## design/flow/design.v

```verilog
 `timescale 1ns / 1ps
module calc_logic(
   input clk,
   input rst,
   input [4:0] keycode,
   input newkey,
   output [15:0] Xdisplay,
   output LED_NEG_digit,
   output LED_OVW
   );
   localparam[4:0] KEY_CE = 5'b01100,
                   KEY_CA = 5'b00100,
                   KEY_MULTI = 5'b01001,
                   KEY_SUB = 5'b01010,
                   KEY_ADD = 5'b01011,
                   KEY_SQR = 5'b00001,
                   KEY_CH_SIGN = 5'b00010,
                   KEY_EQUALS = 5'b00011;
   reg signed [17:0] X, nextX, Y, nextY, ANS;
   reg [1:0] OP, nextOP;
   wire ADD = (OP == KEY_ADD [1:0]);
   wire SUB = (OP == KEY_SUB [1:0]);
   wire MULTI = (OP == KEY_MULTI [1:0]);        
   wire OP_T2 = (newkey && (keycode[4:2] == 3'b010) );
   wire CA = (newkey && (keycode == KEY_CA) );             
   wire CE = (newkey && (keycode == KEY_CE) );
   wire digit = (newkey && (keycode[4] == 1'b1) );
   wire EQUALS = (newkey && (keycode == KEY_EQUALS) );
   wire SQR = (newkey && (keycode == KEY_SQR) );
   wire CH_SIGN = (newkey && (keycode == KEY_CH_SIGN) );
   wire [6:0] CONTROL = {CE, CA, OP_T2, digit, EQUALS, SQR, CH_SIGN};  
   wire signed [17:0] ANS_ADD, ANS_MULTI, ANS_SUB, ANS_SQR, ANS_CH_SIGN;
   assign ANS_ADD = X+Y;
   assign ANS_SUB = Y-X;
   assign ANS_MULTI = X*Y;
   assign ANS_SQR = X*X;
   assign ANS_CH_SIGN = X*-1;  
   assign LED_OVW = X[16]; 
   assign Xdisplay = X[15:0];
   assign LED_NEG_digit = X[17];  
   always @ (ADD, MULTI, SUB, ANS_ADD, ANS_MULTI, ANS_SUB, X)
       case({ADD, SUB, MULTI})
           3'b100: ANS = ANS_ADD;
           3'b010: ANS = ANS_SUB;
           3'b001: ANS = ANS_MULTI;
           default: ANS = X;
       endcase   
   always @ (CONTROL, X, keycode, ANS, ANS_SQR, ANS_CH_SIGN)
       casez(CONTROL)
           7'b1000000: nextX = 18'b0;
           7'b?1?????: nextX = 18'b0;
           7'b0010000: nextX = 18'b0;
           7'b0001000: nextX = {X[12:0], keycode[3:0]};  
           7'b0000100: nextX = ANS;
           7'b0000010: nextX = ANS_SQR;
           7'b0000001: nextX = ANS_CH_SIGN;
           default: nextX = X;
       endcase
   always @ (posedge clk or posedge rst)
   begin
       if(rst) X <= 18'b0;
       else X <= nextX;
   end
   always @ (OP_T2, CA, Y, X)
       case({OP_T2, CA})
           2'b00: nextY = Y;
           2'b10: nextY = X;
           default: nextY = 18'b0;
       endcase
   always @ (posedge clk or posedge rst)
     begin
         if(rst) Y <= 18'b0;
         else Y <= nextY;
     end
   always @ (OP_T2, CA, keycode, OP)
       case({OP_T2, CA})
           2'b00: nextOP = OP;
           2'b10: nextOP = keycode[1:0];
           default: nextOP = 2'b0;
       endcase
   always @ (posedge clk or posedge rst)
     begin
         if(rst) OP <= 2'b0;
         else OP <= nextOP;
     end
   endmodule
```

## design/flow/run.sh

```bash
#!/bin/bash
# the make line also repeats each setting of config.mk as NAME=value (left out here)
make -C /OpenROAD-flow-scripts/flow DESIGN_CONFIG=/design/flow/config.mk WORK_HOME=/design/flow/orfs CLKGATE_MAP_FILE= finish
```

## design/flow/config.mk

```make
export PLATFORM = sky130hd
export DESIGN_NAME = calc_logic
export DESIGN_NICKNAME = calc_logic
export VERILOG_FILES = /design/flow/design.v
export SDC_FILE = /design/flow/constraint.sdc
export NUM_CORES = 4
export LEC_CHECK = 0
export CAP_MARGIN = 20
export CORE_MARGIN = 2
export CORE_UTILIZATION = 71
export CTS_CLUSTER_DIAMETER = 135
export CTS_CLUSTER_SIZE = 40
export MAX_ROUTING_LAYER = met4
export SETUP_SLACK_MARGIN = 1.28
export SLEW_MARGIN = 20
export TNS_END_PERCENT = 5
```

## design/flow/constraint.sdc

```tcl
create_clock -name core_clock -period 8.32 [get_ports {clk}]
set_input_delay 1.6640 -clock core_clock [delete_from_list [all_inputs] [get_ports {clk}]]
set_output_delay 1.6640 -clock core_clock [all_outputs]
set_load 0.01 [all_outputs]
```

==> results of run 1 <==
[layer usage]
layer  up-vias  part of all wire  track usage
met1      4879              0.41        0.492
met5         -                 0            -
met2       399              0.47        0.581
met3        66             0.097       0.0943
met4         0             0.026        0.104
li1       4542                 -            -
[stage by stage]
stage,hold WS (ns),setup WS (ns),util,area [um^2]
3_5_place_dp,0.569,2.03,0.752,13100
4_1_cts,0.582,2.00,0.761,13200
2_1_floorplan,0.507,2.25,-,12700
3_3_place_gp,0.565,2.15,0.752,13100
5_1_grt,0.603,1.67,0.761,13200
6_report,0.585,1.96,0.761,13200
[final cells by class]
class | count | area share
flip-flops and latches | 38 | 0.0718
well taps | 225 | 0.0213
clock buffers | 6 | 0.0105
clock inverters | 2 | 0.000944
repair buffers | 39 | 0.0268
multi-input cells | 1062 | 0.785
inverters | 294 | 0.0833
==> deck_impl_summary.md, run 1 <==
Key Metrics from the Run

Synth
  • Largest logic family: adder cells
  • Post-synthesis simple-gate area fraction: 0.164
  • Synth warn: 1
  • Ys flop type: dfrtp_1
  • Post-Syn Instances: 1466
  • Yosys aoi share: 0.102
  • Yosys cell count: 1466
  • YS chip area: 12700 um^2
  • Syn_area_per_cell: 8.68 um^2
  • Xor+xnor area frac: 0.0758
  • Yosys adder share: 0.470
  • Area share, top type: 0.314
  • Netlist cell types: 63
  • Post-synth EDFFs: 0
  • Synth flops: 38
  • Ys async rst share: 1.00
  • Yosys top cell by instances: inv_1
  • Syn nets: 1832
  • Mux share: 0.00472
  • Cell Area, Synth: 12700 um^2
  • Synth cell count leaders: inv_1, fa_1, ha_1
  • Sequential share of the synthesized area: 0.0747
  • Synth area leaders: fa_1, ha_1, inv_1, dfrtp_1, and2_1
  • Cell type with the largest total area: fa_1

Global route
  • Initial antenna violation count: 0
  • GRT Util Overall: 0.374
  • GRT overflow: 0
  • Largest net degree at the start of global routing: 39
  • First-pass GRT wire length: 52.2 mm
  • Via count of the first global-routing pass: 10200

Critical path
  • Reg2reg path depth: 21
  • WP depth: 21
  • Top fanout value on the critical path: 23
  • Startpoint Class: register
  • Crit. Startpoint: X[4]
  • Worst Setup End Kind: register
  • Worst path cell trace: buf_4, inv_1, nor2_1, fa_1, fa_1, ha_1, ha_1, ha_1, inv_1, fa_1, inv_1, ha_1, fa_1, a211oi_1, o21bai_1, a311o_1, a21o_1, a21oi_1, xnor2_1, o22ai_1, a221o_1
  • CP max stage delay: 0.66 ns
  • WP buf/inv: 4
  • Setup crit end: X[17]
  • R2r endpoint: X[17]
  • Data required, critical path: 8.50 ns
  • Critical path's top delay family: adder cells
  • FF-to-FF Start: X[4]
  • Data arrival time of the critical path: 6.53 ns
  • Slowest CP cell: dfrtp_1
  • WS Path Type: register to register
  • Flop2flop setup slack: 1.96 ns

Final timing
  • Period minus WS final: 6.36 ns
  • Setup-failing EPs final: 0
  • Final Cycle Share: 0.764
  • Max Freq: 157 MHz
  • RSZ-0062 raised after global routing: no
  • Slew margin rel.: 0.264
  • Final Skew: 0.00583 ns
  • Slew @ Worst Pin: 1.10 ns
  • Max-slew violations: 0
  • Fin. Hold Viols: 0
  • Final TNS setup: 0 ns

Power
  • P_clk: 0.000202 W
  • Highest-power group: combinational logic
  • Net Sw Frac: 0.477
  • Comb. pwr: 0.000672 W
  • Leak pwr: 7.11 nW
  • Power per cell area: 86.8 nW/um^2
  • Seq pwr share: 0.240
  • Int Power: 0.000602 W
  • Sw power: 0.000548 W
  • Power Total: 0.00115 W
  • Seq. pwr: 0.000276 W
  • Gate power share: 0.585
  • Clock power share: 0.176
  • Peak supply drop: 101 uV

Routing
  • Drt first pass iters: 6
  • DRT antenna net count: 0
  • DRC: 0
  • Iteration-0 DRC Markers: 657
  • Drt total wl: 32.3 mm
  • Vias per cell: 5.93
  • WL/cell: 19.4 um
  • DR vias: 9886
  • Antenna cells: 0

Floorplanning
  • Die width: 138 um
  • Core region area: 17400 um^2
  • Ports: 26
  • Chip footprint: 19000 um^2
  • Pre-Place Util: 0.731
  • Row count: 48
  • Die y size: 138 um

Clock network
  • Clk latency of the worst-skew pair: 0.30 ns
  • CTS tree: done
  • Hold-fix buffers, CTS: 0
  • Post-CTS Setup Inserts: 0
  • Clk slew on worst S/H paths: 0.06 ns
  • Post-CTS resize count: 0
  • CTS Buf Count: 5
  • Clock Tree Buf Depth: 2
  • H-Tree Depth: 2
  • CTS root buffer: clkbuf_16
  • CTS sink cnt: 38

Placed design
  • Final HPWL DP: 24.4 mm
  • Routability-driven placement congestion ratio: 1.04
  • Port buffer count: 25
  • Cells after DPL: 1658

Worst hold path
  • Hold Path Sink: OP[0]
  • Hold_sp: OP[0]
  • Worst Hold Class: register to register
  • WHS Path Cells: 1

Cells and area
  • Logic area: 10400 um^2
  • Filler-free cell count of the finished design: 1666
  • Layout area overhead: 4.06%
  • Filler Cell Count: 1358
  • Final nets: 1806
  • Flop area: 951 um^2

Run status
  • Status: timing/DRC/antenna clean

Job
  • Log Warnings: 33
  • Max Cap Viol: 0
==> run 2, diff against run 1 <==
CORE_UTILIZATION = 72   (was 71)
CTS_CLUSTER_DIAMETER = default   (was 135)
CTS_CLUSTER_SIZE = 72   (was 40)
MAX_ROUTING_LAYER = default   (was met4)
PLACE_DENSITY_LB_ADDON = 0.0   (was default)
SETUP_SLACK_MARGIN = 1.15   (was 1.28)
TNS_END_PERCENT = default   (was 5)
clock period = 3.96 ns   (was 8.32 ns; I/O delays follow)
==> deck_impl_summary.md, run 2 <==
Flow Results at a Glance

Synth
  • Syn_area_per_cell: 8.68 um^2
  • Post-synthesis simple-gate area fraction: 0.164
  • Yosys top cell by instances: inv_1
  • Cell type with the largest total area: fa_1
  • Yosys adder share: 0.470
  • Synth flops: 38
  • Synth warn: 1
  • Netlist cell types: 63
  • Synth area leaders: fa_1, ha_1, inv_1, dfrtp_1, and2_1
  • Post-Syn Instances: 1466
  • Yosys aoi share: 0.102
  • Xor+xnor area frac: 0.0758
  • Sequential share of the synthesized area: 0.0747
  • Syn nets: 1832
  • Area share, top type: 0.314
  • Mux share: 0.00472
  • YS chip area: 12700 um^2
  • Synth cell count leaders: inv_1, fa_1, ha_1
  • Largest logic family: adder cells
  • Post-synth EDFFs: 0
  • Ys async rst share: 1.00
  • Cell Area, Synth: 12700 um^2
  • Yosys cell count: 1466
  • Ys flop type: dfrtp_1

Floorplanning
  • Die width: 137 um
  • Ports: 26
  • Die y size: 137 um
  • Chip footprint: 18800 um^2
  • Row count: 48
  • Core region area: 17300 um^2
  • Pre-Place Util: 0.736

Clock network
  • CTS root buffer: clkbuf_16
  • CTS Buf Count: 5
  • Hold-fix buffers, CTS: 0
  • CTS sink cnt: 38
  • Clock Tree Buf Depth: 2
  • H-Tree Depth: 2

Placed design
  • Port buffer count: 25
  • Cells after DPL: 1883
  • Final HPWL DP: 31.0 mm
  • Routability-driven placement congestion ratio: 0.965

Run status
  • Stop err: [ERROR GRT-0232] Routing congestion too high. Check the congestion heatmap in the GUI.
  • Failed at: global routing
  • Status: stopped before the end

Global route
  • GRT Util Overall: 0.832
  • GRT overflow: 164
run 2: per-stage QoR:
| step | worst slack [ns] | cell area [um^2] | power (W) | util | hold WS, ns |
|---|---|---|---|---|---|
| CTS | -1.74 | 16000 | 0.00288 | 0.923 | 0.588 |
| detailed placement | -1.80 | 15000 | 0.00233 | 0.867 | 0.572 |
| global placement | -1.68 | 15000 | 0.00226 | 0.867 | 0.570 |
| floorplan | -1.65 | 13100 | 0.00162 | - | 0.507 |
run 2: metal layers:
layer / GRT overflow / GRT usage
met5: 2 / 0.453
met1: 0 / 0.789
met4: 72 / 0.892
met3: 1 / 0.719
met2: 89 / 0.972
run 2: repair_timing:
item,CTS
setup endpoints to repair,18
resized,149
pin swaps,63
buffers inserted,29
==> run 3, diff against run 2 <==
ABC_AREA = 1   (was default)
CELL_PAD_IN_SITES_DETAIL_PLACEMENT = 0   (was default)
CORE_ASPECT_RATIO = 1.21   (was default)
CTS_CLUSTER_DIAMETER = 378   (was default)
HOLD_SLACK_MARGIN = 0.29   (was default)
MIN_ROUTING_LAYER = met1   (was default)
PLACE_DENSITY_LB_ADDON = 0.01   (was 0.0)
SETUP_SLACK_MARGIN = -0.5   (was 1.15)
TNS_END_PERCENT = 70   (was default)
clock period = 5.1 ns   (was 3.96 ns; I/O delays follow)
==> deck_impl_summary.md, run 3 <==
Flow Results at a Glance

Synth
  • Synth flops: 38
  • Yosys cell count: 2015
  • Largest logic family: adder cells
  • Post-Syn Instances: 2015
  • YS chip area: 13900 um^2
  • Yosys adder share: 0.431
  • Syn_area_per_cell: 6.89 um^2
  • Yosys top cell by instances: inv_1
  • Synth warn: 1
  • Syn nets: 2381
  • Netlist cell types: 49
  • Post-synthesis simple-gate area fraction: 0.221
  • Ys async rst share: 1.00
  • Area share, top type: 0.288
  • Post-synth EDFFs: 0
  • Xor+xnor area frac: 0.0164
  • Mux share: 0
  • Yosys aoi share: 0.0822
  • Cell Area, Synth: 13900 um^2
  • Sequential share of the synthesized area: 0.0685
  • Cell type with the largest total area: fa_1
  • Synth area leaders: fa_1, inv_1, nand2_1, ha_1, dfrtp_1
  • Synth cell count leaders: inv_1, nand2_1, fa_1
  • Ys flop type: dfrtp_1

Run status
  • Stop err: [ERROR GRT-0232] Routing congestion too high. Check the congestion heatmap in the GUI.
  • Status: stopped before the end
  • Failed at: global routing

Placed design
  • Port buffer count: 25
  • Final HPWL DP: 40.6 mm
  • Routability-driven placement congestion ratio: 1.05
  • Pre-CTS setup slack: -0.824 ns

Floorplanning
  • Ports: 26
  • Die width: 130 um
  • Pre-Place Util: 0.739
  • Row count: 55
  • Chip footprint: 20400 um^2
  • Die y size: 157 um
  • Core region area: 18800 um^2

Clock network
  • Clock Tree Buf Depth: 2
  • CTS sink cnt: 38
  • CTS Buf Count: 5
  • CTS root buffer: clkbuf_16
  • H-Tree Depth: 2

Global route
  • GRT Util Overall: 0.811
  • GRT overflow: 25
-- run 3: timing repair --
| action | in CTS |
|---|---|
| setup endpoints to repair | 7 |
| hold buffers | 0 |
| pin swaps | 5 |
| resized | 35 |
| setup buffers | 4 |
-- run 3: metal layers --
layer,global-route usage,overflow
met2,0.914,6
met4,0.780,15
met5,0.568,0
met1,0.802,4
met3,0.735,0
-- run 3: per-stage QoR --
stage          cell area [um^2]  std cells  hold slack, ns  utilization
2_1_floorplan             13900       2015           0.558            -
3_5_place_dp              15700       2427           0.574        0.835
4_1_cts                   16000       2439           0.585        0.853
3_3_place_gp              15700       2427           0.569        0.835
==> run 4, diff against run 3 <==
ABC_AREA = default   (was 1)
CELL_PAD_IN_SITES_DETAIL_PLACEMENT = 2   (was 0)
CORE_ASPECT_RATIO = default   (was 1.21)
CORE_UTILIZATION = 71   (was 72)
CTS_CLUSTER_DIAMETER = 236   (was 378)
CTS_CLUSTER_SIZE = default   (was 72)
GPL_TIMING_DRIVEN = 1   (was default)
HOLD_SLACK_MARGIN = 0.16   (was 0.29)
MAX_ROUTING_LAYER = met4   (was default)
MIN_ROUTING_LAYER = default   (was met1)
PLACE_DENSITY_LB_ADDON = 0.02   (was 0.01)
SETUP_SLACK_MARGIN = -0.65   (was -0.5)
SLEW_MARGIN = 35   (was 20)
TNS_END_PERCENT = default   (was 70)
clock period = 6.59 ns   (was 5.1 ns; I/O delays follow)
==> deck_impl_summary.md, run 4 <==
Flow Results at a Glance

Synth
  • Synth cell count leaders: inv_1, fa_1, ha_1
  • Post-synth EDFFs: 0
  • YS chip area: 12700 um^2
  • Yosys cell count: 1466
  • Netlist cell types: 63
  • Syn_area_per_cell: 8.68 um^2
  • Ys flop type: dfrtp_1
  • Largest logic family: adder cells
  • Sequential share of the synthesized area: 0.0747
  • Area share, top type: 0.314
  • Ys async rst share: 1.00
  • Synth flops: 38
  • Yosys top cell by instances: inv_1
  • Cell Area, Synth: 12700 um^2
  • Synth warn: 1
  • Syn nets: 1832
  • Xor+xnor area frac: 0.0758
  • Post-Syn Instances: 1466
  • Post-synthesis simple-gate area fraction: 0.164
  • Synth area leaders: fa_1, ha_1, inv_1, dfrtp_1, and2_1
  • Yosys adder share: 0.470
  • Mux share: 0.00472
  • Yosys aoi share: 0.102
  • Cell type with the largest total area: fa_1

Floorplanning
  • Core region area: 17400 um^2
  • Chip footprint: 19000 um^2
  • Die width: 138 um
  • Ports: 26
  • Pre-Place Util: 0.731
  • Row count: 48
  • Die y size: 138 um

Run status
  • Stop err: [ERROR DPL-0033] detailed placement checks failed during check placement.
  • Failed at: detailed placement
  • Status: stopped before the end

Placed design
  • Routability-driven placement congestion ratio: 0.990
  • Port buffer count: 25
run 4: stage by stage:
step                    power, W  hold slack [ns]  setup slack (ns)  area (um^2)  instances
after global placement   0.00119            0.572             0.571        13300       1678
after floorplan         0.000946            0.507             0.521        12700       1466
==> run 5, diff against run 4 <==
ABC_AREA = 1   (was default)
CELL_PAD_IN_SITES_DETAIL_PLACEMENT = default   (was 2)
CORE_UTILIZATION = 50   (was 71)
CTS_CLUSTER_DIAMETER = 385   (was 236)
CTS_CLUSTER_SIZE = 92   (was default)
GPL_TIMING_DRIVEN = default   (was 1)
HOLD_SLACK_MARGIN = default   (was 0.16)
MAX_ROUTING_LAYER = default   (was met4)
PLACE_DENSITY = 0.35   (was default)
PLACE_DENSITY_LB_ADDON = default   (was 0.02)
SETUP_SLACK_MARGIN = 1.81   (was -0.65)
SLEW_MARGIN = 20   (was 35)
TNS_END_PERCENT = 20   (was default)
clock period = 8.0 ns   (was 6.59 ns; I/O delays follow)
==> deck_impl_summary.md, run 5 <==
Key Metrics from the Run

Synth
  • Post-synth EDFFs: 0
  • Syn nets: 2381
  • Largest logic family: adder cells
  • Synth cell count leaders: inv_1, nand2_1, fa_1
  • Xor+xnor area frac: 0.0164
  • Post-Syn Instances: 2015
  • Netlist cell types: 49
  • Mux share: 0
  • Post-synthesis simple-gate area fraction: 0.221
  • Synth area leaders: fa_1, inv_1, nand2_1, ha_1, dfrtp_1
  • Yosys aoi share: 0.0822
  • Yosys top cell by instances: inv_1
  • Cell type with the largest total area: fa_1
  • Synth warn: 1
  • Syn_area_per_cell: 6.89 um^2
  • Yosys adder share: 0.431
  • Sequential share of the synthesized area: 0.0685
  • Synth flops: 38
  • Ys async rst share: 1.00
  • YS chip area: 13900 um^2
  • Area share, top type: 0.288
  • Yosys cell count: 2015
  • Cell Area, Synth: 13900 um^2
  • Ys flop type: dfrtp_1

Routing
  • Met2 routed WL: 19.6 mm
  • DRC: 0
  • Drt first pass iters: 6
  • Top routing layer in use: met4
  • Drt total wl: 43.2 mm
  • Vias per cell: 5.10
  • Iteration-0 DRC Markers: 1032
  • Antenna cells: 0
  • DRT antenna net count: 0
  • M1 wire length: 19.7 mm
  • Met3 WL: 2.85 mm
  • WL/cell: 18.1 um
  • DR vias: 12200

Floorplanning
  • Die y size: 171 um
  • Pre-Place Util: 0.504
  • Chip footprint: 29100 um^2
  • Row count: 61
  • Ports: 26
  • Core region area: 27600 um^2
  • Die width: 171 um

Clock network
  • CTS Buf Count: 5
  • Hold-fix buffers, CTS: 0
  • Post-CTS Setup Inserts: 0
  • CTS sink cnt: 38
  • H-Tree Depth: 2
  • Clk slew on worst S/H paths: 0.06 ns
  • CTS tree: done
  • CTS root buffer: clkbuf_16
  • Clock Tree Buf Depth: 2
  • Clk latency of the worst-skew pair: 0.29 ns

Final timing
  • RSZ-0062 raised after global routing: yes
  • Slew margin rel.: 0.386
  • Slew @ Worst Pin: 0.920 ns
  • Final Cycle Share: 0.744
  • Fin. Hold Viols: 0
  • Max Freq: 168 MHz
  • Final Skew: 0.00774 ns
  • Period minus WS final: 5.95 ns
  • Final TNS setup: 0 ns
  • Setup-failing EPs final: 0
  • Final worst slack: 2.05 ns
  • Max-slew violations: 0

Power
  • Power per cell area: 100 nW/um^2
  • Peak supply drop: 115 uV
  • Comb. pwr: 0.000959 W
  • Highest-power group: combinational logic
  • Clock power share: 0.143
  • Int Power: 0.000655 W
  • Sw power: 0.000812 W
  • Seq. pwr: 0.000299 W
  • Gate power share: 0.654
  • Seq pwr share: 0.204
  • Leak pwr: 9.25 nW
  • P_clk: 0.000210 W
  • Net Sw Frac: 0.554

Critical path
  • CP max stage delay: 0.53 ns
  • Reg2reg path depth: 22
  • Slowest CP cell: dfrtp_1
  • Worst Setup End Kind: register
  • R2r endpoint: X[16]
  • WS Path Type: register to register
  • Flop2flop setup slack: 2.05 ns
  • FF-to-FF Start: X[11]
  • Worst path cell trace: buf_4, nand2_1, inv_1, fa_1, inv_1, fa_1, inv_1, fa_1, fa_1, fa_1, inv_1, fa_1, inv_1, ha_1, nand2_1, nor2_1, nand3_1, o2111ai_1, o21ai_0, nand3_1, a21oi_1, o21ai_1
  • CP dominant cell by count: fa_1
  • WP buf/inv: 6
  • Setup crit end: X[16]
  • Startpoint Class: register
  • Data required, critical path: 8.17 ns
  • Top fanout value on the critical path: 13
  • Data arrival time of the critical path: 6.12 ns
  • Critical path's top delay family: adder cells
  • WP depth: 22
  • Crit. Startpoint: X[11]

Placed design
  • Cells after DPL: 2376
  • Port buffer count: 25
  • Final HPWL DP: 33.7 mm
  • Pre-CTS setup slack: 1.72 ns
  • Routability-driven placement congestion ratio: 0.975

Global route
  • Via count of the first global-routing pass: 12100
  • GRT overflow: 0
  • Largest net degree at the start of global routing: 39
  • GRT Util Overall: 0.310
  • Initial antenna violation count: 0
  • First-pass GRT wire length: 68.0 mm

Worst hold path
  • WHS Path Cells: 2
  • Worst Hold Class: register to register
  • Hold_sp: Y[3]
  • Hold Path Sink: Y[3]

Run status
  • Status: timing/DRC/antenna clean

Job
  • Max Cap Viol: 0
  • Log Warnings: 34

Cells and area
  • Filler-free cell count of the finished design: 2384
  • Final nets: 2371
  • Layout area overhead: 5.58%
  • Filler Cell Count: 2795
-- run 5: routing by layer --
layer	global-route usage	vias to the layer above
li1	-	5951
met1	0.440	5804
met2	0.499	357
met3	0.0446	50
met4	0.0766	0
met5	0	-
-- run 5: timing repair --
action | 4_1_cts | 5_1_grt
endpoints found under the hold margin | 0 | 0
resized | 3 | 18
setup endpoints to repair | 2 | 5
-- run 5: layout make-up --
class,count,area [um^2],share of cell area
flip-flops and latches,38,976,0.0665
multi-input cells,1332,10400,0.711
inverters,573,2160,0.147
clock buffers,7,143,0.00973
well taps,378,473,0.0322
repair buffers,55,483,0.0329
clock inverters,1,5.00,0.000341
-- run 5: through the flow --
stage                     total power [W]  cell area, um^2  utilization  hold slack, ns
after floorplan                  0.000917            13900            -           0.558
after global placement            0.00123            14500        0.525           0.553
after detailed placement          0.00123            14500        0.526           0.556
after CTS                         0.00144            14600        0.531           0.568
after global routing              0.00159            14700        0.532           0.627
final                             0.00147            14700        0.532           0.570
==> run 6, diff against run 5 <==
ABC_AREA = 0   (was 1)
CELL_PAD_IN_SITES_DETAIL_PLACEMENT = 0   (was default)
CORE_ASPECT_RATIO = 0.72   (was default)
CORE_UTILIZATION = 72   (was 50)
CTS_CLUSTER_DIAMETER = 39   (was 385)
CTS_CLUSTER_SIZE = 33   (was 92)
MIN_ROUTING_LAYER = met1   (was default)
PLACE_DENSITY = 0.66   (was 0.35)
SETUP_SLACK_MARGIN = 0.89   (was 1.81)
TNS_END_PERCENT = 70   (was 20)
clock period = 5.98 ns   (was 8.0 ns; I/O delays follow)
==> deck_impl_summary.md, run 6 <==
Key Metrics from the Run

Synth
  • Yosys adder share: 0.470
  • Ys async rst share: 1.00
  • Post-synth EDFFs: 0
  • Synth cell count leaders: inv_1, fa_1, ha_1
  • Ys flop type: dfrtp_1
  • Synth area leaders: fa_1, ha_1, inv_1, dfrtp_1, and2_1
  • Cell Area, Synth: 12700 um^2
  • Mux share: 0.00472
  • Yosys aoi share: 0.102
  • Cell type with the largest total area: fa_1
  • Area share, top type: 0.314
  • Post-Syn Instances: 1466
  • Largest logic family: adder cells
  • Netlist cell types: 63
  • Yosys top cell by instances: inv_1
  • Post-synthesis simple-gate area fraction: 0.164
  • YS chip area: 12700 um^2
  • Synth flops: 38
  • Syn_area_per_cell: 8.68 um^2
  • Syn nets: 1832
  • Sequential share of the synthesized area: 0.0747
  • Synth warn: 1
  • Yosys cell count: 1466
  • Xor+xnor area frac: 0.0758

Clock network
  • CTS Buf Count: 5
  • CTS root buffer: clkbuf_16
  • CTS tree: done
  • Clk latency of the worst-skew pair: 0.29 ns
  • Clk slew on worst S/H paths: 0.07 ns
  • H-Tree Depth: 2
  • Hold-fix buffers, CTS: 0
  • Clock Tree Buf Depth: 2
  • CTS sink cnt: 38

Critical path
  • Startpoint Class: register
  • Critical path's top delay family: adder cells
  • Top fanout value on the critical path: 6
  • Crit. Startpoint: X[6]
  • Data required, critical path: 6.15 ns
  • Worst Setup End Kind: register
  • WP depth: 19
  • Slowest CP cell: dfrtp_4
  • Worst path cell trace: buf_4, and2_1, fa_1, fa_1, ha_1, fa_1, inv_1, fa_1, fa_1, inv_1, ha_1, or3_4, o21bai_2, a311o_1, a21o_1, a21oi_4, xnor2_2, o22ai_1, a221o_1
  • WS Path Type: register to register
  • CP dominant cell by count: fa_1
  • Setup crit end: X[17]
  • Data arrival time of the critical path: 6.02 ns
  • FF-to-FF Start: X[6]
  • WP buf/inv: 3
  • Reg2reg path depth: 19
  • CP max stage delay: 0.56 ns
  • R2r endpoint: X[17]
  • Flop2flop setup slack: 0.13 ns

Global route
  • GRT Util Overall: 0.410
  • First-pass GRT wire length: 58.5 mm
  • Via count of the first global-routing pass: 10900
  • GRT overflow: 0
  • Largest net degree at the start of global routing: 39
  • Initial antenna violation count: 0

Routing
  • DR vias: 10700
  • Iteration-0 DRC Markers: 1368
  • Antenna cells: 0
  • DRC: 0
  • DRT antenna net count: 0
  • Vias per cell: 6.13
  • Drt total wl: 37.5 mm
  • Drt first pass iters: 7
  • WL/cell: 21.4 um

Final timing
  • Setup-failing EPs final: 0
  • RSZ-0062 raised after global routing: yes
  • Max-slew violations: 0
  • Final Skew: 0.0114 ns
  • Fin. Hold Viols: 0
  • Max Freq: 171 MHz
  • Period minus WS final: 5.85 ns
  • Final Cycle Share: 0.978
  • Slew margin rel.: 0.263
  • Slew @ Worst Pin: 1.10 ns
  • Final worst slack: 0.133 ns

Placed design
  • Port buffer count: 25
  • Placed cell area: 13500 um^2
  • Cells after DPL: 1711
  • Pre-CTS setup slack: -0.0358 ns
  • Routability-driven placement congestion ratio: 0.967
  • Final HPWL DP: 28.0 mm

Job
  • Log Warnings: 36
  • Max Cap Viol: 0

Cells and area
  • Finished Core Util: 0.824
  • Logic area: 10800 um^2
  • Layout area overhead: 13.0%
  • Filler-free cell count of the finished design: 1752
  • Final nets: 1882
  • Flop area: 987 um^2
  • Finished Cell Area: 14400 um^2
  • Filler Cell Count: 1103

Power
  • Comb. pwr: 0.00111 W
  • Seq. pwr: 0.000348 W
  • Clock power share: 0.161
  • Power Total: 0.00174 W
  • Seq pwr share: 0.200
  • Net Sw Frac: 0.477
  • Peak supply drop: 103 uV
  • Sw power: 0.000830 W
  • P_clk: 0.000280 W
  • Gate power share: 0.640
  • Leak pwr: 7.52 nW
  • Highest-power group: combinational logic
  • Int Power: 0.000911 W
  • Power per cell area: 121 nW/um^2

Worst hold path
  • WHS Path Cells: 1
  • Worst Hold Class: register to register
  • Hold_sp: Y[16]
  • Hold Path Sink: Y[16]

Floorplanning
  • Pre-Place Util: 0.730
  • Row count: 41
  • Die y size: 117 um
  • Die width: 161 um
  • Chip footprint: 18800 um^2
  • Ports: 26
  • Core region area: 17400 um^2

Run status
  • Status: timing/DRC/antenna clean
## run 6: timing repair
| item | CTS | global route |
|---|---|---|
| setup endpoints to repair | 11 | 11 |
| resized | 64 | 49 |
| setup buffers | 25 | 9 |
| pin swaps | 18 | 25 |
## run 6: through the flow
step,TNS [ns],hold WS (ns)
2_1_floorplan,0,0.507
3_3_place_gp,0,0.560
3_5_place_dp,-0.0358,0.576
4_1_cts,0,0.593
5_1_grt,-0.0193,0.637
6_report,0,0.589
## run 6: metal layers
metal | vias to the layer above | wire [um] | GRT usage
li1 | 4691 | - | -
met3 | 151 | 4170 | 0.0913
met5 | - | 0 | 0
met4 | 0 | 1680 | 0.138
met2 | 663 | 16500 | 0.656
met1 | 5235 | 15200 | 0.566
## run 6: final cells by class
cell class                      count  area share
Clock buffer                        7     0.00992
Inverter                          294      0.0770
Multi-Input combinational cell   1062       0.752
Sequential cell                    38      0.0687
Tap cell                          236      0.0205
Timing Repair Buffer              115      0.0716
==> run 7, diff against run 6 <==
CTS_CLUSTER_DIAMETER = 202   (was 39)
SETUP_SLACK_MARGIN = default   (was 0.89)
clock period = 5.24 ns   (was 5.98 ns; I/O delays follow)
==> deck_impl_summary.md, run 7 <==
Key Metrics from the Run

Power
  • Power Total: 0.00219 W
  • Net Sw Frac: 0.472
  • Seq pwr share: 0.168
  • Int Power: 0.00116 W
  • Seq. pwr: 0.000368 W
  • Leak pwr: 8.17 nW
  • Gate power share: 0.668
  • Sw power: 0.00103 W
  • Comb. pwr: 0.00146 W
  • Clock power share: 0.164
  • Peak supply drop: 127 uV
  • Power per cell area: 143 nW/um^2
  • Highest-power group: combinational logic
  • P_clk: 0.000360 W

Routing
  • Drt first pass iters: 6
  • Vias per cell: 6.29
  • WL/cell: 23.3 um
  • DRT antenna net count: 0
  • Iteration-0 DRC Markers: 1769
  • DRC: 0
  • Drt total wl: 43.6 mm
  • DR vias: 11800

Synth
  • Synth area leaders: fa_1, ha_1, inv_1, dfrtp_1, and2_1
  • Post-synthesis simple-gate area fraction: 0.164
  • Cell type with the largest total area: fa_1
  • Post-synth EDFFs: 0
  • Largest logic family: adder cells
  • Sequential share of the synthesized area: 0.0747
  • Synth flops: 38
  • Cell Area, Synth: 12700 um^2
  • Yosys cell count: 1466
  • Netlist cell types: 63
  • Post-Syn Instances: 1466
  • Yosys adder share: 0.470
  • Ys flop type: dfrtp_1
  • Area share, top type: 0.314
  • Ys async rst share: 1.00
  • Xor+xnor area frac: 0.0758
  • Yosys aoi share: 0.102
  • Synth cell count leaders: inv_1, fa_1, ha_1
  • Syn nets: 1832
  • Synth warn: 1
  • Syn_area_per_cell: 8.68 um^2
  • Mux share: 0.00472
  • YS chip area: 12700 um^2
  • Yosys top cell by instances: inv_1

Final timing
  • Period minus WS final: 5.88 ns
  • Max-slew violations: 0
  • Max Freq: 170 MHz
  • Slew @ Worst Pin: 1.02 ns
  • Slew margin rel.: 0.322
  • Final Cycle Share: 1.12
  • Final worst slack: -0.643 ns
  • RSZ-0062 raised after global routing: yes
  • Fin. Hold Viols: 0
  • Setup-failing EPs final: 10
  • Final Skew: 0.00686 ns

Critical path
  • R2r endpoint: X[17]
  • WP depth: 21
  • Data arrival time of the critical path: 6.05 ns
  • Crit. Startpoint: X[8]
  • Worst path cell trace: buf_4, clkbuf_16, nand2_1, fa_1, fa_1, inv_1, ha_1, ha_1, fa_1, inv_1, fa_1, inv_2, ha_4, or3_4, o21bai_4, a311o_1, a21o_1, a21oi_2, xnor2_2, o22ai_2, a221o_1
  • Flop2flop setup slack: -0.64 ns
  • CP dominant cell by count: fa_1
  • FF-to-FF Start: X[8]
  • Reg2reg path depth: 21
  • Worst Setup End Kind: register
  • Top fanout value on the critical path: 6
  • WP buf/inv: 5
  • Setup crit end: X[17]
  • CP max stage delay: 0.57 ns
  • Critical path's top delay family: adder cells
  • Data required, critical path: 5.41 ns
  • Slowest CP cell: fa_1
  • WS Path Type: register to register
  • Startpoint Class: register

Clock network
  • Clk slew on worst S/H paths: 0.06 ns
  • CTS sink cnt: 38
  • CTS Buf Count: 5
  • CTS tree: done
  • Clock Tree Buf Depth: 2
  • CTS root buffer: clkbuf_16
  • Clk latency of the worst-skew pair: 0.29 ns
  • H-Tree Depth: 2
  • Hold-fix buffers, CTS: 0

Placed design
  • Final HPWL DP: 31.9 mm
  • Port buffer count: 25
  • Routability-driven placement congestion ratio: 1.05

Cells and area
  • Finished Core Util: 0.880
  • Final nets: 2002
  • Layout area overhead: 20.5%
  • Filler Cell Count: 889

Floorplanning
  • Ports: 26
  • Row count: 41
  • Chip footprint: 18800 um^2
  • Pre-Place Util: 0.730
  • Die width: 161 um
  • Core region area: 17400 um^2
  • Die y size: 117 um

Job
  • Log Warnings: 36
  • Max Cap Viol: 0

Global route
  • First-pass GRT wire length: 61.8 mm
  • Largest net degree at the start of global routing: 39
  • Initial antenna violation count: 1
  • GRT Util Overall: 0.438
  • Via count of the first global-routing pass: 11300
  • GRT overflow: 0

Worst hold path
  • Hold_sp: Y[12]
  • Worst Hold Class: register to register
  • WHS Path Cells: 1
  • Hold Path Sink: Y[12]

Run status
  • SO Faults: setup timing
  • Status: failed layout checks
run 7: layout make-up:
cell class                      instances  area [um^2]  share of cell area
Antenna cell                            2         5.00            0.000326
Clock buffer                            7          133             0.00864
Clock inverter                          1         30.0             0.00196
Inverter                              294         1100              0.0719
Multi-Input combinational cell       1062        10800               0.704
Sequential cell                        38          966              0.0629
Tap cell                              236          295              0.0192
Timing Repair Buffer                  235         2010               0.131
run 7: metrics by stage:
| step | instances | setup WS, ns | TNS, ns | area [um^2] | hold slack (ns) |
|---|---|---|---|---|---|
| finish | 1875 | -0.643 | -4.00 | 15300 | 0.596 |
| global route | 1873 | -0.792 | -5.27 | 15300 | 0.617 |
| CTS | 1856 | -0.471 | -1.89 | 14900 | 0.592 |
| detailed placement | 1841 | -0.569 | -2.60 | 14600 | 0.561 |
| global placement | 1841 | -0.456 | -1.91 | 14600 | 0.576 |
| floorplan | 1466 | -0.375 | -0.770 | 12900 | 0.507 |
run 7: layer usage:
metal / share of wire / track usage
met5: 0 / 0
met4: 0.058 / 0.151
met3: 0.14 / 0.130
met2: 0.44 / 0.687
met1: 0.36 / 0.592
run 7: timing repair:
item | in CTS | in global routing
resized | 38 | 66
pin swaps | 13 | 31
cloned | 0 | 2
endpoints found under the hold margin | 0 | 0
buffers inserted | 9 | 15
setup endpoints to repair | 9 | 11
==> run 8, diff against run 7 <==
ABC_AREA = 1   (was 0)
CORE_ASPECT_RATIO = 0.68   (was 0.72)
CORE_UTILIZATION = 53   (was 72)
CTS_CLUSTER_DIAMETER = default   (was 202)
SETUP_SLACK_MARGIN = 0.43   (was default)
clock period = 5.98 ns   (was 5.24 ns; I/O delays follow)
==> deck_impl_summary.md, run 8 <==
Key Metrics from the Run

Placed design
  • Final HPWL DP: 35.7 mm
  • Cells after DPL: 2391
  • Port buffer count: 25
  • Routability-driven placement congestion ratio: 0.999

Routing
  • DRC: 0
  • Drt first pass iters: 5
  • DR vias: 13000
  • Drt total wl: 44.5 mm
  • M1 wire length: 21.3 mm
  • Antenna cells: 0
  • Met2 routed WL: 17.9 mm
  • Met3 WL: 4.67 mm
  • Iteration-0 DRC Markers: 1384
  • WL/cell: 18.3 um
  • DRT antenna net count: 0
  • Top routing layer in use: met4
  • Vias per cell: 5.34

Synth
  • Yosys cell count: 2015
  • Syn nets: 2381
  • Ys async rst share: 1.00
  • YS chip area: 13900 um^2
  • Yosys adder share: 0.431
  • Post-synthesis simple-gate area fraction: 0.221
  • Yosys top cell by instances: inv_1
  • Sequential share of the synthesized area: 0.0685
  • Cell Area, Synth: 13900 um^2
  • Synth area leaders: fa_1, inv_1, nand2_1, ha_1, dfrtp_1
  • Netlist cell types: 49
  • Synth cell count leaders: inv_1, nand2_1, fa_1
  • Post-synth EDFFs: 0
  • Area share, top type: 0.288
  • Post-Syn Instances: 2015
  • Yosys aoi share: 0.0822
  • Synth warn: 1
  • Largest logic family: adder cells
  • Mux share: 0
  • Cell type with the largest total area: fa_1
  • Ys flop type: dfrtp_1
  • Xor+xnor area frac: 0.0164
  • Synth flops: 38
  • Syn_area_per_cell: 6.89 um^2

Power
  • Seq. pwr: 0.000365 W
  • Highest-power group: combinational logic
  • Peak supply drop: 160 uV
  • Seq pwr share: 0.166
  • Comb. pwr: 0.00154 W
  • Gate power share: 0.701
  • Net Sw Frac: 0.554
  • P_clk: 0.000292 W
  • Sw power: 0.00122 W
  • Leak pwr: 9.79 nW
  • Power per cell area: 139 nW/um^2
  • Clock power share: 0.133
  • Int Power: 0.000981 W

Worst hold path
  • Worst Hold Class: register to register
  • WHS Path Cells: 2
  • Hold_sp: Y[16]
  • Hold Path Sink: Y[16]

Clock network
  • CTS tree: done
  • H-Tree Depth: 2
  • CTS root buffer: clkbuf_16
  • Clock Tree Buf Depth: 2
  • CTS sink cnt: 38
  • Clk slew on worst S/H paths: 0.06 ns
  • CTS Buf Count: 5
  • Clk latency of the worst-skew pair: 0.30 ns

Global route
  • GRT overflow: 0
  • First-pass GRT wire length: 69.2 mm
  • Largest net degree at the start of global routing: 39
  • Initial antenna violation count: 0
  • GRT Util Overall: 0.329
  • Via count of the first global-routing pass: 12300

Critical path
  • Critical path's top delay family: adder cells
  • CP max stage delay: 0.53 ns
  • FF-to-FF Start: X[7]
  • WS Path Type: register to register
  • Startpoint Class: register
  • Data arrival time of the critical path: 5.74 ns
  • WP buf/inv: 9
  • Data required, critical path: 6.16 ns
  • Reg2reg path depth: 25
  • Top fanout value on the critical path: 5
  • Worst Setup End Kind: register
  • Crit. Startpoint: X[7]
  • R2r endpoint: X[15]
  • Flop2flop setup slack: 0.41 ns
  • Setup crit end: X[15]
  • Slowest CP cell: dfrtp_4
  • WP depth: 25

Final timing
  • Final TNS setup: 0 ns
  • Final Cycle Share: 0.931
  • Max Freq: 180 MHz
  • Slew @ Worst Pin: 0.915 ns
  • Slew margin rel.: 0.389
  • RSZ-0062 raised after global routing: yes
  • Setup-failing EPs final: 0
  • Fin. Hold Viols: 0
  • Final Skew: 0.00844 ns
  • Period minus WS final: 5.57 ns
  • Max-slew violations: 0

Floorplanning
  • Ports: 26
  • Row count: 48
  • Die width: 200 um
  • Pre-Place Util: 0.543
  • Chip footprint: 27500 um^2
  • Core region area: 25600 um^2
  • Die y size: 138 um

Job
  • Log Warnings: 33
  • Max Cap Viol: 0

Cells and area
  • Final nets: 2450
  • Filler-free cell count of the finished design: 2435
  • Filler Cell Count: 2418
  • Layout area overhead: 14.0%

Run status
  • Status: timing/DRC/antenna clean
[run 8: final cells by class]
class / count / area [um^2] / area share
flip-flops and latches: 38 / 982 / 0.0620
inverters: 573 / 2160 / 0.136
multi-input cells: 1332 / 10800 / 0.684
clock buffers: 6 / 139 / 0.00877
repair buffers: 134 / 1270 / 0.0801
clock inverters: 2 / 12.5 / 0.000790
well taps: 350 / 438 / 0.0277
[run 8: routing by layer]
layer,global-route usage,vias to the layer above
li1,-,6110
met1,0.514,6217
met2,0.474,614
met3,0.0598,60
met4,0.0572,0
met5,0,-
[run 8: what timing repair did]
action | 4_1_cts | 5_1_grt
setup buffers | 8 | 28
pin swaps | 3 | 60
hold buffers | 0 | 0
resized | 26 | 123
endpoints found under the setup margin | 9 | 8
[run 8: stage by stage]
| step | total power [W] | util | setup slack (ns) | instance area (um^2) | hold WS (ns) |
|---|---|---|---|---|---|
| global placement | 0.00174 | 0.580 | 0.165 | 14800 | 0.597 |
| detailed placement | 0.00175 | 0.580 | 0.0902 | 14800 | 0.595 |
| finish | 0.00220 | 0.619 | 0.412 | 15800 | 0.616 |
| floorplan | 0.00123 | - | 0.469 | 13900 | 0.558 |
| global route | 0.00233 | 0.619 | 0.234 | 15800 | 0.656 |
| CTS | 0.00206 | 0.591 | 0.403 | 15100 | 0.605 |
==> run 9, diff against run 8 <==
CELL_PAD_IN_SITES_DETAIL_PLACEMENT = default   (was 0)
CORE_ASPECT_RATIO = default   (was 0.68)
CORE_UTILIZATION = 65   (was 53)
CTS_CLUSTER_DIAMETER = 216   (was default)
CTS_CLUSTER_SIZE = 99   (was 33)
MIN_ROUTING_LAYER = default   (was met1)
PLACE_DENSITY = default   (was 0.66)
PLACE_DENSITY_LB_ADDON = 0.04   (was default)
SETUP_SLACK_MARGIN = 1.31   (was 0.43)
TNS_END_PERCENT = default   (was 70)
clock period = 4.52 ns   (was 5.98 ns; I/O delays follow)
==> deck_impl_summary.md, run 9 <==
Key Metrics from the Run

Run status
  • Status: failed layout checks
  • SO Faults: setup timing

Power
  • Power per cell area: 186 nW/um^2
  • Leak pwr: 10.5 nW
  • Sw power: 0.00163 W
  • Comb. pwr: 0.00226 W
  • Seq pwr share: 0.146
  • Peak supply drop: 259 uV
  • Seq. pwr: 0.000470 W
  • Net Sw Frac: 0.507
  • Gate power share: 0.703
  • P_clk: 0.000484 W
  • Clock power share: 0.151
  • Int Power: 0.00158 W
  • Highest-power group: combinational logic

Synth
  • Post-synth EDFFs: 0
  • Synth warn: 1
  • Syn nets: 2381
  • Yosys top cell by instances: inv_1
  • Cell Area, Synth: 13900 um^2
  • Sequential share of the synthesized area: 0.0685
  • Xor+xnor area frac: 0.0164
  • YS chip area: 13900 um^2
  • Netlist cell types: 49
  • Yosys adder share: 0.431
  • Mux share: 0
  • Synth cell count leaders: inv_1, nand2_1, fa_1
  • Ys flop type: dfrtp_1
  • Yosys cell count: 2015
  • Post-synthesis simple-gate area fraction: 0.221
  • Area share, top type: 0.288
  • Yosys aoi share: 0.0822
  • Synth area leaders: fa_1, inv_1, nand2_1, ha_1, dfrtp_1
  • Largest logic family: adder cells
  • Ys async rst share: 1.00
  • Synth flops: 38
  • Cell type with the largest total area: fa_1
  • Post-Syn Instances: 2015
  • Syn_area_per_cell: 6.89 um^2

Floorplanning
  • Die y size: 150 um
  • Row count: 53
  • Ports: 26
  • Die width: 150 um
  • Chip footprint: 22600 um^2
  • Pre-Place Util: 0.661
  • Core region area: 21000 um^2

Placed design
  • Port buffer count: 25
  • Routability-driven placement congestion ratio: 1.01
  • Cells after DPL: 2444
  • Final HPWL DP: 35.2 mm
  • Placed cell area: 16000 um^2

Critical path
  • Critical path's top delay family: adder cells
  • Startpoint Class: register
  • Worst Setup End Kind: register
  • Slowest CP cell: dfrtp_2
  • R2r endpoint: X[17]
  • Data required, critical path: 4.69 ns
  • Setup crit end: X[17]
  • Data arrival time of the critical path: 5.73 ns
  • Flop2flop setup slack: -1.04 ns
  • FF-to-FF Start: X[6]
  • WS Path Type: register to register
  • Crit. Startpoint: X[6]
  • CP dominant cell by count: fa_1
  • WP buf/inv: 8
  • CP max stage delay: 0.52 ns
  • Reg2reg path depth: 28
  • WP depth: 28
  • Top fanout value on the critical path: 8

Cells and area
  • Filler-free cell count of the finished design: 2493
  • Final nets: 2583
  • Finished Cell Area: 17300 um^2
  • Filler Cell Count: 1367
  • Layout area overhead: 24.4%

Final timing
  • Final worst slack: -1.04 ns
  • Fin. Hold Viols: 0
  • RSZ-0062 raised after global routing: yes
  • Slew margin rel.: 0.526
  • Setup-failing EPs final: 12
  • Max-slew violations: 0
  • Period minus WS final: 5.56 ns
  • Final Skew: 0.0106 ns
  • Max Freq: 180 MHz
  • Slew @ Worst Pin: 0.710 ns
  • Final Cycle Share: 1.23

Job
  • Log Warnings: 34
  • Max Cap Viol: 0

Global route
  • GRT Util Overall: 0.409
  • First-pass GRT wire length: 70.9 mm
  • GRT overflow: 0
  • Largest net degree at the start of global routing: 25
  • Initial antenna violation count: 0
  • Via count of the first global-routing pass: 14000

Routing
  • Drt first pass iters: 6
  • DRT antenna net count: 0
  • WL/cell: 18.8 um
  • Iteration-0 DRC Markers: 1369
  • Antenna cells: 0
  • DR vias: 14000
  • Drt total wl: 47.0 mm
  • DRC: 0
  • Vias per cell: 5.60

Clock network
  • Clk latency of the worst-skew pair: 0.29 ns
  • CTS sink cnt: 38
  • Clock Tree Buf Depth: 2
  • CTS tree: done
  • Clk slew on worst S/H paths: 0.07 ns
  • H-Tree Depth: 2
  • CTS root buffer: clkbuf_16
  • Hold-fix buffers, CTS: 0
  • CTS Buf Count: 5

Worst hold path
  • Worst Hold Class: register to register
  • WHS Path Cells: 2
  • Hold Path Sink: OP[0]
  • Hold_sp: OP[0]
## run 9: layer usage
metal  up-vias  part of all wire  track usage
li1       6395                 -            -
met1      6587              0.38        0.523
met2       781              0.45        0.655
met3       192              0.11       0.0997
met4         0             0.056        0.190
met5         -                 0            0
## run 9: what timing repair did
action | CTS | global route
buffers inserted | 23 | 16
pin swaps | 43 | 57
setup endpoints to repair | 15 | 17
gates resized | 85 | 121
cloned | 1 | 1
## run 9: area by class of cell
| cell class | count | area [um^2] | share of cell area |
|---|---|---|---|
| clock buffer | 5 | 125 | 0.00724 |
| timing repair buffer | 267 | 2320 | 0.134 |
| tap | 275 | 344 | 0.0199 |
| sequential | 38 | 980 | 0.0567 |
| inverter | 573 | 2170 | 0.125 |
| clock inverter | 3 | 68.8 | 0.00398 |
| multi-input combinational | 1332 | 11300 | 0.652 |
## run 9: per-stage QoR
| stage | TNS (ns) | power (W) | setup slack (ns) | utilization | hold slack, ns |
|---|---|---|---|---|---|
| floorplan | -3.86 | 0.00169 | -0.776 | - | 0.558 |
| global placement | -8.47 | 0.00237 | -1.03 | 0.760 | 0.608 |
| detailed placement | -9.28 | 0.00239 | -1.13 | 0.760 | 0.634 |
| CTS | -7.67 | 0.00295 | -0.891 | 0.793 | 0.652 |
| global route | -11.13 | 0.00339 | -1.17 | 0.822 | 0.715 |
| finish | -9.24 | 0.00321 | -1.04 | 0.822 | 0.662 |
==> run 10, diff against run 9 <==
ABC_AREA = default   (was 1)
CORE_UTILIZATION = 66   (was 65)
CTS_CLUSTER_DIAMETER = default   (was 216)
CTS_CLUSTER_SIZE = default   (was 99)
PLACE_DENSITY_LB_ADDON = default   (was 0.04)
SETUP_SLACK_MARGIN = default   (was 1.31)
clock period = 4.06 ns   (was 4.52 ns; I/O delays follow)
==> deck_impl_summary.md, run 10 <==
Key Metrics from the Run

Run status
  • Status: failed layout checks
  • SO Faults: setup timing

Worst hold path
  • Hold Path Sink: OP[0]
  • Hold_sp: OP[0]
  • Worst Hold Class: register to register
  • WHS Path Cells: 1

Critical path
  • CP dominant cell by count: fa_1
  • R2r endpoint: X[14]
  • FF-to-FF Start: X[2]
  • WP buf/inv: 8
  • Worst Setup End Kind: register
  • WS Path Type: register to register
  • Top fanout value on the critical path: 7
  • CP max stage delay: 0.56 ns
  • Worst path cell trace: buf_12, and2_4, fa_1, inv_1, fa_1, inv_1, ha_1, inv_2, fa_1, inv_2, fa_1, inv_2, fa_1, inv_1, ha_2, or3_4, o22a_1, o311a_1, o21a_1, nor2_2, xor2_2, buf_4, o21ai_2, a221o_1
  • Reg2reg path depth: 24
  • Critical path's top delay family: adder cells
  • Data arrival time of the critical path: 5.94 ns
  • Slowest CP cell: fa_1
  • Setup crit end: X[14]
  • WP depth: 24
  • Crit. Startpoint: X[2]
  • Flop2flop setup slack: -1.71 ns
  • Data required, critical path: 4.22 ns
  • Startpoint Class: register

Cells and area
  • Filler-free cell count of the finished design: 1961
  • Final nets: 2066
  • Layout area overhead: 26.4%

Power
  • Net Sw Frac: 0.438
  • Gate power share: 0.666
  • Sw power: 0.00131 W
  • Int Power: 0.00169 W
  • P_clk: 0.000534 W
  • Seq pwr share: 0.157
  • Highest-power group: combinational logic
  • Seq. pwr: 0.000471 W
  • Clock power share: 0.178
  • Peak supply drop: 206 uV
  • Power per cell area: 187 nW/um^2
  • Leak pwr: 8.52 nW
  • Comb. pwr: 0.00200 W

Synth
  • Yosys top cell by instances: inv_1
  • Largest logic family: adder cells
  • Syn nets: 1832
  • Synth flops: 38
  • Yosys aoi share: 0.102
  • Cell Area, Synth: 12700 um^2
  • YS chip area: 12700 um^2
  • Sequential share of the synthesized area: 0.0747
  • Cell type with the largest total area: fa_1
  • Synth warn: 1
  • Ys flop type: dfrtp_1
  • Post-synth EDFFs: 0
  • Synth area leaders: fa_1, ha_1, inv_1, dfrtp_1, and2_1
  • Yosys adder share: 0.470
  • Xor+xnor area frac: 0.0758
  • Yosys cell count: 1466
  • Post-synthesis simple-gate area fraction: 0.164
  • Netlist cell types: 63
  • Ys async rst share: 1.00
  • Area share, top type: 0.314
  • Mux share: 0.00472
  • Post-Syn Instances: 1466
  • Synth cell count leaders: inv_1, fa_1, ha_1
  • Syn_area_per_cell: 8.68 um^2

Routing
  • DR vias: 11200
  • Vias per cell: 5.71
  • Drt first pass iters: 7
  • DRC: 0
  • Iteration-0 DRC Markers: 949
  • DRT antenna net count: 0
  • Antenna cells: 0
  • WL/cell: 19.8 um
  • Drt total wl: 38.8 mm

Clock network
  • Hold-fix buffers, CTS: 0
  • H-Tree Depth: 2
  • CTS root buffer: clkbuf_16
  • CTS sink cnt: 38
  • CTS tree: done
  • Clk latency of the worst-skew pair: 0.29 ns
  • Clk slew on worst S/H paths: 0.07 ns
  • Clock Tree Buf Depth: 2
  • CTS Buf Count: 5

Floorplanning
  • Row count: 50
  • Pre-Place Util: 0.676
  • Core region area: 18800 um^2
  • Chip footprint: 20400 um^2
  • Die width: 143 um
  • Die y size: 143 um
  • Ports: 26

Placed design
  • Cells after DPL: 1926
  • Port buffer count: 25
  • Final HPWL DP: 30.5 mm
  • Routability-driven placement congestion ratio: 0.955

Final timing
  • Max Freq: 173 MHz
  • RSZ-0062 raised after global routing: yes
  • Fin. Hold Viols: 0
  • Final Skew: 0.00931 ns
  • Max-slew violations: 0
  • Setup-failing EPs final: 13
  • Final Cycle Share: 1.42
  • Slew margin rel.: 0.288
  • Final worst slack: -1.71 ns
  • Final TNS setup: -14.80 ns
  • Period minus WS final: 5.77 ns
  • Slew @ Worst Pin: 1.07 ns

Global route
  • Largest net degree at the start of global routing: 39
  • GRT Util Overall: 0.398
  • Initial antenna violation count: 0
  • Via count of the first global-routing pass: 12200
  • First-pass GRT wire length: 62.3 mm
  • GRT overflow: 0

Job
  • Max Cap Viol: 0
  • Log Warnings: 36
run 10: through the flow:
stage	hold slack, ns	instance area [um^2]	utilization	total power [W]	setup slack [ns]
6_report	0.600	16100	0.854	0.00301	-1.71
5_1_grt	0.650	16100	0.854	0.00318	-1.90
4_1_cts	0.581	15900	0.846	0.00292	-1.55
3_5_place_dp	0.556	15100	0.803	0.00230	-1.75
3_3_place_gp	0.556	15100	0.803	0.00226	-1.57
2_1_floorplan	0.507	13100	-	0.00158	-1.55
run 10: timing repair:
| action | 4_1_cts | 5_1_grt |
|---|---|---|
| setup endpoints to repair | 13 | 13 |
| gates cloned | 0 | 0 |
| setup buffers | 26 | 3 |
| resized | 123 | 30 |
| pin swaps | 50 | 22 |
| hold endpoints to repair | 0 | 0 |
run 10: cell type report:
class	instances	area, um^2
multi-input combinational	1062	11000
fill	1093	2740
timing repair buffer	299	2460
inverter	294	1110
sequential	38	970
tap	260	325
clock buffer	5	125
clock inverter	3	68.8
run 10: per-layer routing:
layer,part of all wire,track usage,vias to the layer above
met1,0.39,0.491,5548
met4,0.035,0.167,0
met2,0.50,0.692,477
met3,0.075,0.0698,112
met5,0,0,-
li1,-,-,5063
==> run 11, diff against run 10 <==
ABC_AREA = 1   (was default)
CELL_PAD_IN_SITES_DETAIL_PLACEMENT = 0   (was default)
CORE_ASPECT_RATIO = 0.68   (was default)
CORE_UTILIZATION = 37   (was 66)
CTS_CLUSTER_DIAMETER = 357   (was default)
CTS_CLUSTER_SIZE = 99   (was default)
MIN_ROUTING_LAYER = met1   (was default)
PLACE_DENSITY = 0.66   (was default)
SETUP_SLACK_MARGIN = 0.43   (was default)
TNS_END_PERCENT = 10   (was default)
clock period = 5.98 ns   (was 4.06 ns; I/O delays follow)
==> deck_impl_summary.md, run 11 <==
Key Metrics from the Run

Synth
  • Area share, top type: 0.288
  • YS chip area: 13900 um^2
  • Synth cell count leaders: inv_1, nand2_1, fa_1
  • Yosys adder share: 0.431
  • Synth flops: 38
  • Syn_area_per_cell: 6.89 um^2
  • Cell type with the largest total area: fa_1
  • Post-Syn Instances: 2015
  • Syn nets: 2381
  • Largest logic family: adder cells
  • Netlist cell types: 49
  • Ys flop type: dfrtp_1
  • Yosys aoi share: 0.0822
  • Post-synth EDFFs: 0
  • Synth area leaders: fa_1, inv_1, nand2_1, ha_1, dfrtp_1
  • Sequential share of the synthesized area: 0.0685
  • Xor+xnor area frac: 0.0164
  • Yosys top cell by instances: inv_1
  • Cell Area, Synth: 13900 um^2
  • Mux share: 0
  • Yosys cell count: 2015
  • Ys async rst share: 1.00
  • Post-synthesis simple-gate area fraction: 0.221
  • Synth warn: 1

Critical path
  • Startpoint Class: register
  • WP depth: 25
  • FF-to-FF Start: X[9]
  • WP buf/inv: 6
  • R2r endpoint: X[14]
  • Crit. Startpoint: X[9]
  • Worst Setup End Kind: register
  • Reg2reg path depth: 25
  • Data required, critical path: 6.13 ns
  • Top fanout value on the critical path: 8
  • Data arrival time of the critical path: 5.73 ns
  • Critical path's top delay family: adder cells
  • Slowest CP cell: fa_1
  • Setup crit end: X[14]
  • Flop2flop setup slack: 0.40 ns
  • WS Path Type: register to register
  • CP max stage delay: 0.60 ns

Final timing
  • Fin. Hold Viols: 0
  • Slew margin rel.: 0.425
  • Period minus WS final: 5.58 ns
  • Max-slew violations: 0
  • RSZ-0062 raised after global routing: yes
  • Final TNS setup: 0 ns
  • Final Skew: 0.00511 ns
  • Final Cycle Share: 0.933
  • Setup-failing EPs final: 0
  • Max Freq: 179 MHz
  • Slew @ Worst Pin: 0.862 ns

Worst hold path
  • WHS Path Cells: 2
  • Hold_sp: Y[16]
  • Hold Path Sink: Y[16]
  • Worst Hold Class: register to register

Global route
  • Largest net degree at the start of global routing: 39
  • First-pass GRT wire length: 72.1 mm
  • Initial antenna violation count: 0
  • Via count of the first global-routing pass: 12700
  • GRT Util Overall: 0.242
  • GRT overflow: 0

Job
  • Max Cap Viol: 0
  • Log Warnings: 33

Cells and area
  • Filler-free cell count of the finished design: 2545
  • Final nets: 2430
  • Layout area overhead: 12.4%
  • Finished Core Util: 0.422
  • Finished Cell Area: 15600 um^2

Placed design
  • Cells after DPL: 2517
  • Placed cell area: 14900 um^2
  • Final HPWL DP: 37.9 mm
  • Routability-driven placement congestion ratio: 0.992
  • Port buffer count: 25

Routing
  • DRT antenna net count: 0
  • WL/cell: 18.3 um
  • Drt first pass iters: 7
  • DR vias: 12800
  • DRC: 0
  • Antenna cells: 0
  • Drt total wl: 46.5 mm
  • Vias per cell: 5.04
  • Iteration-0 DRC Markers: 1387

Clock network
  • H-Tree Depth: 2
  • Hold-fix buffers, CTS: 0
  • Clock Tree Buf Depth: 2
  • CTS sink cnt: 38
  • CTS root buffer: clkbuf_16
  • CTS tree: done
  • Clk latency of the worst-skew pair: 0.30 ns
  • CTS Buf Count: 5
  • Clk slew on worst S/H paths: 0.07 ns

Floorplanning
  • Pre-Place Util: 0.375
  • Die y size: 164 um
  • Chip footprint: 39100 um^2
  • Die width: 239 um
  • Row count: 58
  • Core region area: 37000 um^2
  • Ports: 26

Power
  • Seq pwr share: 0.169
  • Leak pwr: 9.60 nW
  • Peak supply drop: 133 uV
  • Power per cell area: 138 nW/um^2
  • Comb. pwr: 0.00146 W
  • Highest-power group: combinational logic
  • Net Sw Frac: 0.542
  • P_clk: 0.000331 W
  • Sw power: 0.00117 W
  • Power Total: 0.00215 W
  • Gate power share: 0.677
  • Clock power share: 0.154
  • Seq. pwr: 0.000364 W
  • Int Power: 0.000985 W

Run status
  • Status: timing/DRC/antenna clean
-- run 11: repair_timing --
item / 4_1_cts / 5_1_grt
pin swaps: 12 / 28
buffers inserted: 11 / 8
endpoints found under the setup margin: 7 / 8
resized: 43 / 54
cloned: 0 / 1
-- run 11: area by class of cell --
| type | count | area, um^2 |
|---|---|---|
| clock buffers | 6 | 129 |
| clock inverters | 2 | 37.5 |
| fillers | 3826 | 21400 |
| inverters | 573 | 2160 |
| multi-input cells | 1332 | 10600 |
| flip-flops and latches | 38 | 976 |
| well taps | 480 | 601 |
| repair buffers | 114 | 1070 |
-- run 11: stage by stage --
step	hold slack [ns]	setup WS [ns]
5_1_grt	0.687	0.207
3_3_place_gp	0.612	0.213
3_5_place_dp	0.621	0.122
4_1_cts	0.636	0.430
2_1_floorplan	0.558	0.469
6_report	0.654	0.404
-- run 11: routing by layer --
layer / part of all wire / routed length (um) / GRT usage / up-vias
met5: 0 / 0 / 0 / -
met4: 0.018 / 843 / 0.0378 / 0
met3: 0.11 / 5190 / 0.0639 / 72
met2: 0.40 / 18500 / 0.350 / 561
met1: 0.47 / 22000 / 0.365 / 6114
li1: - / - / - / 6083
==> run 12, diff against run 11 <==
ABC_AREA = default   (was 1)
CORE_ASPECT_RATIO = default   (was 0.68)
CORE_UTILIZATION = 47   (was 37)
CTS_CLUSTER_DIAMETER = default   (was 357)
CTS_CLUSTER_SIZE = 24   (was 99)
MIN_ROUTING_LAYER = default   (was met1)
PLACE_DENSITY = 0.92   (was 0.66)
SETUP_SLACK_MARGIN = default   (was 0.43)
TNS_END_PERCENT = default   (was 10)
clock period = 10.4 ns   (was 5.98 ns; I/O delays follow)
==> deck_impl_summary.md, run 12 <==
Key Metrics from the Run

Run status
  • Status: timing/DRC/antenna clean

Final timing
  • Max-slew violations: 0
  • Final Skew: 0.0150 ns
  • Period minus WS final: 6.49 ns
  • Fin. Hold Viols: 0
  • Slew margin rel.: 0.269
  • Final TNS setup: 0 ns
  • Slew @ Worst Pin: 1.10 ns
  • Setup-failing EPs final: 0
  • RSZ-0062 raised after global routing: no
  • Max Freq: 154 MHz
  • Final Cycle Share: 0.624
  • Final worst slack: 3.91 ns

Cells and area
  • Finished Core Util: 0.501
  • Finished Cell Area: 13400 um^2
  • Layout area overhead: 5.38%
  • Filler-free cell count of the finished design: 1783
  • Final nets: 1807

Routing
  • Drt total wl: 33.8 mm
  • WL/cell: 19.0 um
  • Iteration-0 DRC Markers: 905
  • Drt first pass iters: 6
  • Antenna cells: 0
  • Vias per cell: 5.83
  • DR vias: 10400
  • DRT antenna net count: 0
  • DRC: 0

Global route
  • Via count of the first global-routing pass: 11600
  • GRT overflow: 0
  • GRT Util Overall: 0.248
  • First-pass GRT wire length: 56.6 mm
  • Largest net degree at the start of global routing: 39
  • Initial antenna violation count: 0

Critical path
  • Worst path cell trace: and2_1, fa_1, fa_1, ha_1, fa_1, inv_1, fa_1, fa_1, inv_1, ha_1, or3_1, o21bai_1, a311o_1, a21o_1, a21oi_1, xnor2_1, o22ai_1, a221o_1
  • FF-to-FF Start: X[9]
  • WS Path Type: register to register
  • Startpoint Class: register
  • WP buf/inv: 2
  • Setup crit end: X[17]
  • WP depth: 18
  • Data required, critical path: 10.57 ns
  • Slowest CP cell: dfrtp_1
  • Data arrival time of the critical path: 6.66 ns
  • Worst Setup End Kind: register
  • Flop2flop setup slack: 3.91 ns
  • R2r endpoint: X[17]
  • Reg2reg path depth: 18
  • Crit. Startpoint: X[9]
  • CP max stage delay: 1.07 ns
  • Top fanout value on the critical path: 25
  • Critical path's top delay family: adder cells
  • CP dominant cell by count: fa_1

Synth
  • Xor+xnor area frac: 0.0758
  • Yosys aoi share: 0.102
  • Area share, top type: 0.314
  • Cell Area, Synth: 12700 um^2
  • Ys async rst share: 1.00
  • Mux share: 0.00472
  • Largest logic family: adder cells
  • Ys flop type: dfrtp_1
  • Syn nets: 1832
  • Post-synthesis simple-gate area fraction: 0.164
  • Synth cell count leaders: inv_1, fa_1, ha_1
  • Sequential share of the synthesized area: 0.0747
  • Synth area leaders: fa_1, ha_1, inv_1, dfrtp_1, and2_1
  • Post-Syn Instances: 1466
  • Synth flops: 38
  • Yosys top cell by instances: inv_1
  • Syn_area_per_cell: 8.68 um^2
  • Post-synth EDFFs: 0
  • Yosys cell count: 1466
  • Yosys adder share: 0.470
  • Cell type with the largest total area: fa_1
  • Netlist cell types: 63
  • YS chip area: 12700 um^2
  • Synth warn: 1

Floorplanning
  • Core region area: 26800 um^2
  • Ports: 26
  • Pre-Place Util: 0.475
  • Die y size: 169 um
  • Die width: 169 um
  • Row count: 60
  • Chip footprint: 28400 um^2

Worst hold path
  • Hold_sp: Y[16]
  • Worst Hold Class: register to register
  • WHS Path Cells: 1
  • Hold Path Sink: Y[16]

Power
  • Net Sw Frac: 0.471
  • Peak supply drop: 76.6 uV
  • Highest-power group: combinational logic
  • Leak pwr: 7.12 nW
  • Clock power share: 0.191
  • P_clk: 0.000182 W
  • Power per cell area: 70.9 nW/um^2
  • Gate power share: 0.585
  • Seq. pwr: 0.000212 W
  • Sw power: 0.000448 W
  • Comb. pwr: 0.000556 W
  • Seq pwr share: 0.223
  • Int Power: 0.000502 W

Placed design
  • Routability-driven placement congestion ratio: 0.995
  • Cells after DPL: 1775
  • Pre-CTS setup slack: 4.06 ns
  • Final HPWL DP: 25.3 mm
  • Port buffer count: 25
  • Placed cell area: 13200 um^2

Clock network
  • Hold-fix buffers, CTS: 0
  • Clock Tree Buf Depth: 2
  • CTS tree: done
  • H-Tree Depth: 2
  • CTS sink cnt: 38
  • Clk slew on worst S/H paths: 0.06 ns
  • Clk latency of the worst-skew pair: 0.30 ns
  • CTS Buf Count: 5
  • CTS root buffer: clkbuf_16
  • Post-CTS resize count: 0
  • Post-CTS Setup Inserts: 0

Job
  • Log Warnings: 31
  • Max Cap Viol: 0
run 12: metrics by stage:
step	hold slack [ns]	power, W
3_5_place_dp	0.571	0.000743
6_report	0.584	0.000951
2_1_floorplan	0.507	0.000600
3_3_place_gp	0.569	0.000725
4_1_cts	0.588	0.000932
5_1_grt	0.626	0.00101
run 12: per-layer routing:
| metal | wire length (um) | global-route usage | up-vias |
|---|---|---|---|
| li1 | - | - | 4544 |
| met1 | 12300 | 0.294 | 5096 |
| met2 | 16600 | 0.432 | 568 |
| met3 | 2960 | 0.0302 | 179 |
| met4 | 2030 | 0.151 | 0 |
| met5 | 0 | 0 | - |
run 12: cell type report:
type / instances / area [um^2]
Fill cell: 2255 / 13400
Tap cell: 341 / 427
Clock inverter: 3 / 45.0
Multi-Input combinational cell: 1062 / 10400
Timing Repair Buffer: 40 / 363
Clock buffer: 5 / 125
Inverter: 294 / 1100
Sequential cell: 38 / 951
Power and IR drop assume default switching activity.
